## v48
Design ALU_TOP, start of the top module:
module ALU_TOP #(parameter Width = 16)
( 
input        [Width-1 :0]                                 A,
input        [Width-1 :0]                                 B,
input        [3:0]                                        ALU_FUN,
input                                                     CLK,
input                                                     RST,
output       [Width-1 :0]                                 Arith_OUT,
output                                                    Arith_Flag,
output                                                    Carry_OUT,
output       [Width-1 :0]                                 Logic_Out,
output                                                    Logic_Flag,
output       [Width-1 :0]                                 CMP_OUT,
output                                                    CMP_Flag,
output                                                    Shift_Flag,
output       [Width-1 :0]                                 Shift_OUT
);
clock: 17.4 ns
lec_check: 0
abc_area: 0
cap_margin: 40
core_margin: 2
core_utilization: 56
cts_cluster_diameter: 198
gpl_routability_driven: 1
hold_slack_margin: -0.1
min_routing_layer: met1
setup_slack_margin: 4.44
slew_margin: 15
tns_end_percent: 5
run.sh (not shown) runs the stock make flow with config.mk's settings and CLKGATE_MAP_FILE=.
Layout checks on v48: not met. Flow itself completed; violations: negative setup slack.
For v46, these inputs were changed with respect to v48:
# v48
export LEC_CHECK = 0
export ABC_AREA = 0
export CAP_MARGIN = 40
export CORE_MARGIN = 2
export CORE_UTILIZATION = 56
export CTS_CLUSTER_DIAMETER = 198
export GPL_ROUTABILITY_DRIVEN = 1
export HOLD_SLACK_MARGIN = -0.1
export MIN_ROUTING_LAYER = met1
export SETUP_SLACK_MARGIN = 4.44
export SLEW_MARGIN = 15
export TNS_END_PERCENT = 5
create_clock -name core_clock -period 17.4 [get_ports {CLK}]
# v46
export LEC_CHECK = 0
export CAP_MARGIN = 40
export CORE_MARGIN = 2
export CORE_UTILIZATION = 54
export GPL_ROUTABILITY_DRIVEN = 1
export MIN_ROUTING_LAYER = met1
export SLEW_MARGIN = 15
create_clock -name core_clock -period 51.8 [get_ports {CLK}]
Notes after the runs:
Final checks on v48, whose flow otherwise completed, came back failing, citing negative setup slack. v46: PASS, flow complete, no timing, DRC or antenna violations. Relative to v48, the chip height measured on v46 has increased slightly. or4_4 as the slowest cell on the critical path was reported by v48, and or4_1 by v46. v46 against v48: number of cell instances after yosys synthesis comparable; final area dropped 23%; critical path depth saw a decrease. Diff v48 and v46: placed cell count lower in v46. Diff v48 and v46: setup slack lower in v48. Between v48 and v46, final setup TNS increased.
Relative to v46, the following input files were edited for v33:
# v46
export LEC_CHECK = 0
export CAP_MARGIN = 40
export CORE_MARGIN = 2
export CORE_UTILIZATION = 54
export GPL_ROUTABILITY_DRIVEN = 1
export MIN_ROUTING_LAYER = met1
export SLEW_MARGIN = 15
create_clock -name core_clock -period 51.8 [get_ports {CLK}]
# v33
export LEC_CHECK = 0
export CAP_MARGIN = 40
export CORE_ASPECT_RATIO = 0.57
export CORE_MARGIN = 7
export CORE_UTILIZATION = 31
export GPL_ROUTABILITY_DRIVEN = 1
export MIN_ROUTING_LAYER = met1
export SLEW_MARGIN = 40
create_clock -name core_clock -period 51.8 [get_ports {CLK}]
### Flow results
- v33 completed every stage of the flow, and the final layout passed the timing, DRC and antenna checks.
- v33 vs. v46: hold slack went up by 190 ps.
- Global-route usage (higher): v46
- Of v46 and v33, v33 shows the lower achievable clock frequency, with v46 above it.
- Re layout buffer count excluding clock buffers: v46 and v33 aren't equal, and the higher value belongs to v46.
- Area growth from synthesis to final layout sits higher in v33 than in v46.
- Startpoint of the most critical setup path = B[15]: v33; startpoint of the most critical setup path = B[14]: v46
- The via count of v33 exceeds that of v46 by 270.
For v42, these inputs were changed with respect to v33:
# v33
export LEC_CHECK = 0
export CAP_MARGIN = 40
export CORE_ASPECT_RATIO = 0.57
export CORE_MARGIN = 7
export CORE_UTILIZATION = 31
export GPL_ROUTABILITY_DRIVEN = 1
export MIN_ROUTING_LAYER = met1
export SLEW_MARGIN = 40
create_clock -name core_clock -period 51.8 [get_ports {CLK}]
# v42
export LEC_CHECK = 0
export CAP_MARGIN = 20
export CORE_ASPECT_RATIO = 1.82
export CORE_MARGIN = 2
export CORE_UTILIZATION = 40
export SLEW_MARGIN = 10
create_clock -name core_clock -period 32.0 [get_ports {CLK}]
## What came out
Setup slack: v42 and v33 compared, higher one is v33. Comparing v42 against v33, there is no change at all in multiplexer share of the synthesized area. Share of synthesized area occupied by flip-flops and latches: v33 vs v42 — no meaningful difference. v33 → v42: actual slew at the worst max-slew pin up 220 ps; cell area after layout increased about 20%.

* * *

The RTL this note starts from:
==> flow/design.v <==
module Decoder(
input       [3:2]            ALU_FUN,
output      reg              Logic_Enable,
output      reg              Shift_Enable,
output      reg              Arith_Enable,
output      reg              CMP_Enable
);
always @(*)               
 begin 
  case (ALU_FUN)
		   2'b00 : 
		   begin 
		    Arith_Enable = 1'b1;
			Shift_Enable = 1'b0;
			Logic_Enable = 1'b0;
			CMP_Enable = 1'b0;
		   end
		   2'b01 :                                       
		   begin 
		    Arith_Enable = 1'b0;
			Shift_Enable = 1'b0;
			Logic_Enable = 1'b1;
			CMP_Enable = 1'b0;
		   end
		   2'b10 :                                       
		   begin 
		    Arith_Enable = 1'b0;
			Shift_Enable = 1'b0;
			Logic_Enable = 1'b0;
			CMP_Enable = 1'b1;
		   end
		   2'b11 :                                       
		   begin 
		    Arith_Enable = 1'b0;
			Shift_Enable = 1'b1;
			Logic_Enable = 1'b0;
			CMP_Enable = 1'b0;
		   end
	endcase 
end 	
endmodule
module Arith_Unit #(parameter Width = 16)
(
input     [Width-1 :0]                 A,
input     [Width-1 :0]                 B,
input                                  CLK,
input                                  RST,
input       [1:0]                      ALU_FUN,
input                                  Arith_Enable,
output      reg[Width-1 :0]            Arith_OUT,
output      reg                        Carry_OUT,
output      reg                        Arith_Flag
);
wire                         High; 
wire                         LOW;
reg   [Width-1 :0]           Arith_OUT_R;
reg                          Arith_Flag_R;
reg                          Carry_OUT_R;
always @(*) 
 begin
  Carry_OUT_R = 1'b0;
  Arith_Flag_R = Arith_Enable;
  if (Arith_Enable)  
   begin 
            Arith_Flag_R = High;
	  case (ALU_FUN)
			   2'b00 :                                       
			   begin 
			   {Carry_OUT_R , Arith_OUT_R} = A + B;
			   end
			   2'b01 :                                      
			   begin 
			   Arith_OUT_R = A - B;
			   end
			   2'b10 :                                      
			   begin
			   Arith_OUT_R = A * B ;
			   end
			   2'b11 :                                     
			   begin
			   Arith_OUT_R = (B == {Width{1'b0}}) ? {Width{1'b1}} : A / B ;
			   end
		endcase 
	end
   else 
    begin
	  Arith_OUT_R= 16'b0;	
	end	
end 	
always @(posedge CLK or negedge RST)                 
 begin 
	 if (!RST)
	  begin
	    Arith_OUT <= 16'b0;
	    Arith_Flag <= 1'b0;
		Carry_OUT <= 1'b0;
	  end
	 else 
	  begin
	    Arith_OUT <= Arith_OUT_R;
 	    Arith_Flag <= Arith_Flag_R;
		Carry_OUT <= Carry_OUT_R;
	  end
 end
assign High = 1'b1;
assign LOW = 1'b0;
endmodule   
module Logic_Unit  #(parameter Width = 16)
(
input       [Width-1 :0]               A,
input       [Width-1 :0]               B,
input                                  CLK,
input       [1:0]                      ALU_FUN,
input                                  RST,
input                                  Logic_Enable,
output      reg                        Logic_Flag,
output      reg[Width-1 :0]            Logic_OUT
);
wire                         High; 
wire                         LOW;
reg    [Width-1 :0]          Logic_OUT_R;
reg                          Logic_Flag_R;
always @(*)               
 begin 
  Logic_Flag_R = Logic_Enable;
  if (Logic_Enable)
   begin
               Logic_Flag_R = High;
	  case (ALU_FUN)
			   2'b00 :                                       
			   begin
			   Logic_OUT_R = A & B;
			   end
			   2'b01 :                                       
			   begin
			   Logic_OUT_R = A | B;
			   end
			   2'b10 :                                       
			   begin
			   Logic_OUT_R = ~(A & B);
			   end
			   2'b11 :                                        
			   begin
			   Logic_OUT_R = ~(A | B);
			   end
		endcase
     end	
	else		
	 begin
	 Logic_OUT_R = 16'b0;
	 end
end 	
always @ (posedge CLK or negedge RST)                 
 begin 
 if (!RST)
  begin
  Logic_OUT <= 16'b0;
  Logic_Flag <= 1'b0;
  end
 else
  begin 
  Logic_OUT <= Logic_OUT_R;
  Logic_Flag <= Logic_Flag_R;
  end
end
assign High = 1'b1;
assign LOW = 1'b0;
endmodule   
module CMP_Unit #(parameter Width = 16)
(
input       [Width-1 :0]               A,
input       [Width-1 :0]               B,
input                                  CLK,
input       [1:0]                      ALU_FUN,
input                                  RST,
input                                  CMP_Enable,
output      reg                        CMP_Flag,
output      reg[Width-1 :0]            CMP_OUT
);
wire                         High; 
wire                         LOW;
reg   [Width-1 :0]           CMP_OUT_R;
reg                          CMP_Flag_R;
always @(*)               
 begin 
  CMP_Flag_R = CMP_Enable;
  CMP_OUT_R = 16'b0;
  if (CMP_Enable)
   begin
               CMP_Flag_R = High;
	  case (ALU_FUN)
			   2'b00 : 
			   begin                                   
				 CMP_OUT_R = 16'b0000;
				 end
			   2'b01 : 
			   begin 
				if (A == B)                                      
				 CMP_OUT_R = 16'b0001;
				 end
			   2'b10 :                                        
			   begin 
				if ( A > B)
				 CMP_OUT_R = 16'b0010;
				 end
			   2'b11 :                                       
			   begin
				if (A < B)
				 CMP_OUT_R = 16'b0011;
				 end
		endcase 
	end
  else
   begin
    CMP_OUT_R = 16'b0;
  end	
end 	
always @ (posedge CLK or negedge RST)                 
begin 
 if (!RST)
  begin
  CMP_OUT <= 16'b0;
  CMP_Flag <= 1'b0;
  end
 else
  begin 
  CMP_OUT <= CMP_OUT_R;
  CMP_Flag <= CMP_Flag_R;
  end
end
assign High = 1'b1;
assign LOW = 1'b0;
endmodule   
module Shift_Unit #(parameter Width = 16)
(
input       [Width-1 :0]                  A,
input       [Width-1 :0]                  B,
input                                     CLK,
input       [1:0]                         ALU_FUN,
input                                     RST,
input                                     Shift_Enable,
output      reg                           Shift_Flag,
output      reg[Width-1 :0]               Shift_OUT
);
wire                         High; 
wire                         LOW;
reg   [Width-1 :0]           Shift_OUT_R;
reg                          Shift_Flag_R;
always @(*)               
 begin 
  Shift_Flag_R = Shift_Enable;
  if (Shift_Enable)
   begin
              Shift_Flag_R = High;
	  case (ALU_FUN)
			   2'b00 :                                        
			   begin 
			   Shift_OUT_R = A >> 16'b0001;
			   end
			   2'b01 :                                        
			   begin
			   Shift_OUT_R = A << 16'b0001;
			   end
			   2'b10 :                                        
			   begin 
			   Shift_OUT_R = B >> 16'b0001;
			   end
			   2'b11 :                                        
			   begin
			   Shift_OUT_R = B << 16'b0001;
			   end
		endcase 
	end
  else
   begin 
     Shift_OUT_R = 16'b0;
  end	 
end 	
always @ (posedge CLK or negedge RST)                 
 begin 
  if (!RST)
   begin 
  Shift_OUT <= 16'b0;
  Shift_Flag <= 1'b0;
   end
  else
   begin  
  Shift_OUT <= Shift_OUT_R;
  Shift_Flag <= Shift_Flag_R;
  end
end
assign High = 1'b1;
assign LOW = 1'b0;
endmodule   
module ALU_TOP #(parameter Width = 16)
( 
input        [Width-1 :0]                                 A,
input        [Width-1 :0]                                 B,
input        [3:0]                                        ALU_FUN,
input                                                     CLK,
input                                                     RST,
output       [Width-1 :0]                                 Arith_OUT,
output                                                    Arith_Flag,
output                                                    Carry_OUT,
output       [Width-1 :0]                                 Logic_Out,
output                                                    Logic_Flag,
output       [Width-1 :0]                                 CMP_OUT,
output                                                    CMP_Flag,
output                                                    Shift_Flag,
output       [Width-1 :0]                                 Shift_OUT
);
wire      Shift_Enable,Logic_Enable,Arith_Enable,CMP_Enable;
Decoder DUT1 (
.ALU_FUN(ALU_FUN[3:2]),
.Logic_Enable(Logic_Enable),
.Shift_Enable(Shift_Enable),
.Arith_Enable(Arith_Enable),
.CMP_Enable(CMP_Enable)
);
Arith_Unit DUT2 (
.A(A),
.B(B),
.CLK(CLK),
.RST(RST),
.ALU_FUN(ALU_FUN[1:0]),
.Arith_Enable(Arith_Enable),
.Arith_OUT(Arith_OUT),
.Carry_OUT(Carry_OUT),
.Arith_Flag(Arith_Flag)
);
Logic_Unit DUT3 (
.A(A),
.B(B),
.CLK(CLK),
.RST(RST),
.ALU_FUN(ALU_FUN[1:0]),
.Logic_Enable(Logic_Enable),
.Logic_Flag(Logic_Flag),
.Logic_OUT(Logic_Out)
);
CMP_Unit DUT4 (
.A(A),
.B(B),
.CLK(CLK),
.RST(RST),
.ALU_FUN(ALU_FUN[1:0]),
.CMP_Enable(CMP_Enable),
.CMP_Flag(CMP_Flag),
.CMP_OUT(CMP_OUT)
);
Shift_Unit DUT5(
.A(A),
.B(B),
.CLK(CLK),
.RST(RST),
.ALU_FUN(ALU_FUN[1:0]),
.Shift_Enable(Shift_Enable),
.Shift_Flag(Shift_Flag),
.Shift_OUT(Shift_OUT)
);
endmodule
export LEC_CHECK = 0
export ABC_AREA = 1
export CAP_MARGIN = 20
export CORE_MARGIN = 2
export CORE_UTILIZATION = 72
export CTS_CLUSTER_SIZE = 15
export PLACE_DENSITY_LB_ADDON = 0.28
export SETUP_SLACK_MARGIN = -0.91
export SLEW_MARGIN = 20
create_clock -name core_clock -period 21.4 [get_ports {CLK}]
The baseline stopped in detailed placement.
Then changed:
CORE_ASPECT_RATIO = 1.82   (was default)
CORE_UTILIZATION = 38   (was 72)
CTS_CLUSTER_SIZE = default   (was 15)
PLACE_DENSITY_LB_ADDON = default   (was 0.28)
SETUP_SLACK_MARGIN = default   (was -0.91)
SLEW_MARGIN = 10   (was 20)
clock period = 32.0 ns   (was 21.4 ns; I/O delays follow)
=> The changed run completed with no timing, DRC or antenna violations; die area rises by about 90%; area after synthesis is unchanged; synthesized cell count stays the same.
Then changed:
ABC_AREA = default   (was 1)
CORE_ASPECT_RATIO = default   (was 1.82)
CORE_UTILIZATION = 66   (was 38)
CTS_CLUSTER_DIAMETER = 234   (was default)
MAX_ROUTING_LAYER = met4   (was default)
SLEW_MARGIN = 20   (was 10)
The changed run finished with timing, DRC and antenna clean.
Routed wire length decreases by 9.0%.
Design area increases by 1.9%.
Cell count decreases by 19%.
Sequential cell count stays the same.
Global-route usage increases by 18 points.
Via count decreases by 1.7%.
Combinational power increases by 19%.
No activity file was given, so power comes from the tool's default toggle rates.
